==> v28 <==
## fmad_fp32
module fmad_fp32
  (
   input         clk,
   input         reset,
   input         req,
   input [31:0]  x,
   input [31:0]  y,
   input [31:0]  z,
   output [31:0] rslt,
   output [4:0]  flag
   );
export LEC_CHECK = 0
export ABC_AREA = 1
export CAP_MARGIN = 0
export CORE_ASPECT_RATIO = 0.63
export CORE_MARGIN = 2
export CORE_UTILIZATION = 72
export CTS_CLUSTER_DIAMETER = 261
export MAX_ROUTING_LAYER = met4
export PLACE_DENSITY_LB_ADDON = 0.19
export SLEW_MARGIN = 30
create_clock -name core_clock -period 12.0 [get_ports {clk}]
run.sh (not shown) runs the stock make flow with config.mk's settings and CLKGATE_MAP_FILE=.
==> v31 (differences from v28) <==
--- a/flow/config.mk
+++ b/flow/config.mk
@@ -11,6 +11,7 @@
 export CORE_MARGIN = 2
-export CORE_UTILIZATION = 72
+export CORE_UTILIZATION = 59
 export CTS_CLUSTER_DIAMETER = 261
 export MAX_ROUTING_LAYER = met4
-export PLACE_DENSITY_LB_ADDON = 0.19
+export PLACE_DENSITY = 0.43
+export SETUP_SLACK_MARGIN = -0.7
 export SLEW_MARGIN = 30
==> flow/constraint.sdc (replaced) <==
create_clock -name core_clock -period 9.93 [get_ports {clk}]
set_input_delay 1.9860 -clock core_clock [delete_from_list [all_inputs] [get_ports {clk}]]
set_output_delay 1.9860 -clock core_clock [all_outputs]
set_load 0.01 [all_outputs]
==> v33 (differences from v28) <==
--- a/flow/config.mk
+++ b/flow/config.mk
@@ -9,8 +9,8 @@
 export CAP_MARGIN = 0
-export CORE_ASPECT_RATIO = 0.63
+export CORE_ASPECT_RATIO = 0.91
 export CORE_MARGIN = 2
 export CORE_UTILIZATION = 72
-export CTS_CLUSTER_DIAMETER = 261
-export MAX_ROUTING_LAYER = met4
-export PLACE_DENSITY_LB_ADDON = 0.19
-export SLEW_MARGIN = 30
+export CTS_CLUSTER_DIAMETER = 222
+export CTS_CLUSTER_SIZE = 39
+export SETUP_SLACK_MARGIN = 2.74
+export SLEW_MARGIN = 20
==> flow/constraint.sdc (replaced) <==
create_clock -name core_clock -period 10.3 [get_ports {clk}]
set_input_delay 2.0600 -clock core_clock [delete_from_list [all_inputs] [get_ports {clk}]]
set_output_delay 2.0600 -clock core_clock [all_outputs]
set_load 0.01 [all_outputs]
==> notes <==
- v33 stopped in clock tree synthesis (4_1_cts), error DPL-0033. v31 completed, yet does not pass: setup timing. v28 never finished: it broke off in global routing (5_1_grt).
- In synthesized cell count, v33 and v31 do not differ.
- Synthesized area is the same in v28 and v31.
- The highest die area belongs to v31, the lowest to v33.


==> run a: inputs <==
fmad_fp32 again, from the RTL that the note above started with.
==> flow/config.mk <==
export PLATFORM = sky130hd
export DESIGN_NAME = fmad_fp32
export DESIGN_NICKNAME = fmad_fp32
export VERILOG_FILES = /design/flow/design.v
export SDC_FILE = /design/flow/constraint.sdc
export NUM_CORES = 4
export LEC_CHECK = 0
export ABC_AREA = 1
export CAP_MARGIN = 15
export CORE_MARGIN = 2
export CORE_UTILIZATION = 72
export CTS_CLUSTER_DIAMETER = 319
export CTS_CLUSTER_SIZE = 98
export PLACE_DENSITY = 0.86
export SLEW_MARGIN = 20
export TNS_END_PERCENT = 10
==> flow/constraint.sdc <==
create_clock -name core_clock -period 9.91 [get_ports {clk}]
set_input_delay 1.9820 -clock core_clock [delete_from_list [all_inputs] [get_ports {clk}]]
set_output_delay 1.9820 -clock core_clock [all_outputs]
set_load 0.01 [all_outputs]
==> run b (differences from run a) <==
Settings changed: CAP_MARGIN 15 to 40, CORE_ASPECT_RATIO set to 1.34, CTS_CLUSTER_DIAMETER 319 to not set, CTS_CLUSTER_SIZE 98 to 10, PLACE_DENSITY 0.86 to 0.38, SETUP_SLACK_MARGIN set to 0.59, TNS_END_PERCENT 10 to 5.
==> flow/constraint.sdc (replaced) <==
create_clock -name core_clock -period 2.09 [get_ports {clk}]
set_input_delay 0.4180 -clock core_clock [delete_from_list [all_inputs] [get_ports {clk}]]
set_output_delay 0.4180 -clock core_clock [all_outputs]
set_load 0.01 [all_outputs]
==> results <==
Run a died in global routing, error GRT-0116. Run b died in clock tree synthesis. In synthesized area, run b and run a do not differ. In synthesized cell count, run b and run a do not differ. Die size is about the same in run b and run a.
==> figures <==
| metric | run a | run b |
|---|---|---|
| Run status | did not finish | did not finish |
| Last stage reached | global routing | clock tree synthesis |
| Post-Place Cell Area | 0.0633 sq mm | 0.0695 sq mm |
| Area share of the largest cell type after synthesis | 0.141 | 0.141 |
| X dimension of the die | 272 um | 236 um |
| XOR/XNOR Fraction of Synth Area | 0.0782 | 0.0782 |
| Total instance count after detailed placement | 9639 | 10400 |
| Number of cell rows | 98 | 113 |
| Core utilization before placement | 0.726 | 0.729 |
| Area fraction in compound gates | 0.216 | 0.216 |
| Overall die area | 0.0742 sq mm | 0.0742 sq mm |
| Mapped Cells | 7702 | 7702 |
| Detailed placement HPWL | 177000 um | 225000 um |
| Placer Congestion | 1.16 | 1.30 |
| Post-synthesis mux area share | 0.00734 | 0.00734 |
| Placeable core region | 0.0714 sq mm | 0.0711 sq mm |
| Adder-cell share of the synthesized area | 0.172 | 0.172 |
| Pre-CTS setup slack | -2860 ps | -10490 ps |
| Die height | 272 um | 315 um |


==> zinc: inputs <==
Starting RTL as in the previous note.
Settings: LEC_CHECK=0, CAP_MARGIN=20, CELL_PAD_IN_SITES_GLOBAL_PLACEMENT=3, CORE_MARGIN=2, CORE_UTILIZATION=62, GPL_ROUTABILITY_DRIVEN=0, MAX_ROUTING_LAYER=met4, MIN_ROUTING_LAYER=met1, PLACE_DENSITY_LB_ADDON=0.14, SLEW_MARGIN=20; clock period 19.7 ns.
==> umber: changes against zinc <==
CELL_PAD_IN_SITES_GLOBAL_PLACEMENT = unset   (was 3)
CORE_UTILIZATION = 72   (was 62)
CTS_CLUSTER_SIZE = 100   (was unset)
GPL_ROUTABILITY_DRIVEN = unset   (was 0)
MAX_ROUTING_LAYER = unset   (was met4)
MIN_ROUTING_LAYER = unset   (was met1)
PLACE_DENSITY = 0.42   (was unset)
PLACE_DENSITY_LB_ADDON = unset   (was 0.14)
TNS_END_PERCENT = 10   (was unset)
==> flow/constraint.sdc (replaced) <==
create_clock -name core_clock -period 9.02 [get_ports {clk}]
set_input_delay 1.8040 -clock core_clock [delete_from_list [all_inputs] [get_ports {clk}]]
set_output_delay 1.8040 -clock core_clock [all_outputs]
set_load 0.01 [all_outputs]
==> delta: changes against zinc <==
CAP_MARGIN = 15   (was 20)
CELL_PAD_IN_SITES_GLOBAL_PLACEMENT = unset   (was 3)
CORE_UTILIZATION = 72   (was 62)
CTS_CLUSTER_SIZE = 40   (was unset)
GPL_ROUTABILITY_DRIVEN = unset   (was 0)
MAX_ROUTING_LAYER = unset   (was met4)
MIN_ROUTING_LAYER = unset   (was met1)
PLACE_DENSITY_LB_ADDON = unset   (was 0.14)
==> flow/constraint.sdc (replaced) <==
create_clock -name core_clock -period 13.6 [get_ports {clk}]
set_input_delay 2.7200 -clock core_clock [delete_from_list [all_inputs] [get_ports {clk}]]
set_output_delay 2.7200 -clock core_clock [all_outputs]
set_load 0.01 [all_outputs]
==> qor summary <==
quantity                                                                                            zinc                       delta                       umber
DP Worst Slack                                                                                         -                    -1.86 ns                    -6.93 ns
# port buffers                                                                                         -                         134                         134
Floorplan die width                                                                               294 um                      273 um                      273 um
Result of the run                                                                         did not finish             failed layout checks         did not finish
Failing step                                         global placement without I/O (3_1_place_gp_skip_io)                           -    global routing (5_1_grt)
Violated checks                                                                                        -        negative setup slack                           -
Placer's final routability congestion estimate                                                         -                        1.11                        1.17
CTS-repair resized insts                                                                               -                          21                         194
Post-CTS setup buffer count                                                                            -                          43                          34
Clock sink count                                                                                       -                         340                         340
Placement row count                                                                                  106                          98                          98
Maximum root-to-sink buffer count                                                                      -                           3                           3
Clk root buf                                                                                           -  sky130_fd_sc_hd__clkbuf_16  sky130_fd_sc_hd__clkbuf_16
Height of the chip                                                                                294 um                      273 um                      273 um
Cts-stage hold buffer count                                                                            -                           0                           0
DP Area                                                                                                -                 55,800 um^2                 64,800 um^2
Half-perimeter wire length after detailed placement                                                    -                  146,000 um                  169,000 um
DIE AREA                                                                                     86,700 um^2                 74,800 um^2                 74,800 um^2


==> job 2545: inputs <==
fmad_fp32 again, from the RTL that the note above started with.
==> flow/design.v (excerpt) <==
module fmad_fp32
  (
   input         clk,
   input         reset,
   input         req,
   input [31:0]  x,
   input [31:0]  y,
   input [31:0]  z,
   output [31:0] rslt,
   output [4:0]  flag
   );
Settings: LEC_CHECK=0, ABC_AREA=1, CAP_MARGIN=0, CORE_ASPECT_RATIO=0.63, CORE_MARGIN=2, CORE_UTILIZATION=59, CTS_CLUSTER_DIAMETER=261, MAX_ROUTING_LAYER=met4, PLACE_DENSITY_LB_ADDON=0.19, SETUP_SLACK_MARGIN=3.14, SLEW_MARGIN=30; clock period 12.0 ns.
==> job 2691 (differences from job 2545) <==
Settings changed: CORE_ASPECT_RATIO 0.63 to 0.91, CORE_UTILIZATION 59 to 72, CTS_CLUSTER_DIAMETER 261 to 222, CTS_CLUSTER_SIZE from default to 39, MAX_ROUTING_LAYER met4 to default, PLACE_DENSITY_LB_ADDON 0.19 to default, SETUP_SLACK_MARGIN 3.14 to 2.91, SLEW_MARGIN 30 to 20.
==> flow/constraint.sdc (replaced) <==
create_clock -name core_clock -period 10.3 [get_ports {clk}]
set_input_delay 2.0600 -clock core_clock [delete_from_list [all_inputs] [get_ports {clk}]]
set_output_delay 2.0600 -clock core_clock [all_outputs]
set_load 0.01 [all_outputs]
==> comparison <==
- Job 2545 completed and failed the layout checks on negative setup slack. Job 2691 failed in global routing.
- In synthesized cell count, job 2691 and job 2545 do not differ.
- Of job 2545 and job 2691, job 2545 has the higher die area (gap about 22%, measured against job 2691).
- In synthesized area, job 2691 and job 2545 do not differ.
==> figures <==
quantity                                                         job 2691                    job 2545
Horizontal die dimension                                           285 um                      377 um
Floorplan-stage core utilization                                    73.0%                       59.4%
Setup Fix Bufs, Post-CTS                                              177                         175
Die y size                                                         260 um                      239 um
Status                                             stopped before the end  complete, but fails checks
Failing step                                               global routing                           -
Layout check failures                                                   -        negative setup slack
Estimated wirelength of the detail-placed design                184000 um                   188000 um
Placement Rows                                                         93                          86
Worst slack at placement                                         -2.40 ns                   -0.813 ns
Number of buffers created by CTS                                       12                          30
Total of cells resized after clock tree synthesis                     716                         359
Placed Area                                                    64100 um^2                  60200 um^2
Std-Cell Core Area                                             71000 um^2                  87300 um^2
